==> flow/design.v <==
module std_fp_mult_pipe #(
    parameter WIDTH = 32,
    parameter INT_WIDTH = 16,
    parameter FRAC_WIDTH = 16,
    parameter SIGNED = 0
) (
    input  logic [WIDTH-1:0] left,
    input  logic [WIDTH-1:0] right,
    input  logic             go,
    input  logic             clk,
    input  logic             reset,
    output logic [WIDTH-1:0] out,
    output logic             done
);
  logic [WIDTH-1:0]          rtmp;
  logic [WIDTH-1:0]          ltmp;
  logic [(WIDTH << 1) - 1:0] out_tmp;
  logic done_buf[2:0];
  assign done = done_buf[2];
  assign out = out_tmp[(WIDTH << 1) - INT_WIDTH - 1 : WIDTH - INT_WIDTH];
  logic start;
  assign start = go & done_buf[0] == 0 & done_buf[1] == 0;
  always_ff @(posedge clk) begin
    if (start)
      done_buf[0] <= 1;
    else
      done_buf[0] <= 0;
  end
  always_ff @(posedge clk) begin
    if (go) begin
      done_buf[2] <= done_buf[1];
      done_buf[1] <= done_buf[0];
    end else begin
      done_buf[2] <= 0;
      done_buf[1] <= 0;
    end
  end
  always_ff @(posedge clk) begin
    if (reset) begin
      rtmp <= 0;
      ltmp <= 0;
      out_tmp <= 0;
    end else if (go) begin
      if (SIGNED) begin
        rtmp <= $signed(right);
        ltmp <= $signed(left);
        out_tmp <= $signed(
          { {WIDTH{ltmp[WIDTH-1]}}, ltmp} *
          { {WIDTH{rtmp[WIDTH-1]}}, rtmp}
        );
      end else begin
        rtmp <= right;
        ltmp <= left;
        out_tmp <= ltmp * rtmp;
      end
    end else begin
      rtmp <= 0;
      ltmp <= 0;
      out_tmp <= out_tmp;
    end
  end
endmodule
module std_fp_smult_pipe #(
    parameter WIDTH = 32,
    parameter INT_WIDTH = 16,
    parameter FRAC_WIDTH = 16
) (
    input  [WIDTH-1:0]              left,
    input  [WIDTH-1:0]              right,
    input  logic                    reset,
    input  logic                    go,
    input  logic                    clk,
    output logic [WIDTH-1:0]        out,
    output logic                    done
);
  std_fp_mult_pipe #(
    .WIDTH(WIDTH),
    .INT_WIDTH(INT_WIDTH),
    .FRAC_WIDTH(FRAC_WIDTH),
    .SIGNED(1)
  ) comp (
    .clk(clk),
    .done(done),
    .reset(reset),
    .go(go),
    .left(left),
    .right(right),
    .out(out)
  );
endmodule
clock: 7.5 ns
lec_check: 0
abc_area: 0
cap_margin: 20
cell_pad_in_sites_detail_placement: 2
cell_pad_in_sites_global_placement: 0
core_margin: 9
core_utilization: 26
cts_cluster_size: 53
gpl_timing_driven: 0
max_routing_layer: met4
slew_margin: 20
tns_end_percent: 25
run.sh (not shown) runs the stock make flow with config.mk's settings and CLKGATE_MAP_FILE=.
The starting point ran to the end with violations: negative setup slack.
Next try:
Settings changed: ABC_AREA 0 to not set, CELL_PAD_IN_SITES_DETAIL_PLACEMENT 2 to not set, CELL_PAD_IN_SITES_GLOBAL_PLACEMENT 0 to not set, CORE_MARGIN 9 to 2, CORE_UTILIZATION 26 to 68, CTS_CLUSTER_DIAMETER set to 55, CTS_CLUSTER_SIZE 53 to not set, GPL_TIMING_DRIVEN 0 to not set, MAX_ROUTING_LAYER met4 to not set, SETUP_SLACK_MARGIN set to 1.07, TNS_END_PERCENT 25 to not set.
Effect: Now the flow went through all stages and came out clean; utilization goes up by 50 points; worst setup slack gains 0.66 ns; worst hold slack degrades by 0.017 ns; power shrinks by about 4.4%; wire length drops by 43%; register-to-register slack gains 0.66 ns; synthesized area stays the same; clock-buffer cell count falls by 1.
Next try:
Settings changed: ABC_AREA set to 0, CELL_PAD_IN_SITES_DETAIL_PLACEMENT set to 2, CELL_PAD_IN_SITES_GLOBAL_PLACEMENT set to 3, CORE_UTILIZATION 68 to 26, CTS_CLUSTER_DIAMETER 55 to not set, CTS_CLUSTER_SIZE set to 53, MAX_ROUTING_LAYER set to met4, SETUP_SLACK_MARGIN 1.07 to not set.
After rerunning: The changed run finished with timing, DRC and antenna clean. Hold slack gets better by 0.0076 ns. Via count came out lower by about 7.5%. Utilization went down by 51 points.
Next try:
Settings changed: ABC_AREA 0 to not set, CELL_PAD_IN_SITES_DETAIL_PLACEMENT 2 to 1, CELL_PAD_IN_SITES_GLOBAL_PLACEMENT 3 to not set, CORE_UTILIZATION 26 to 40, MAX_ROUTING_LAYER met4 to not set.
Global-route usage rises by 4.6 points.
Via count is lower by 0.49%.
Worst setup slack is worse by 0.012 ns.
Power is estimated from default activity; no workload was simulated.
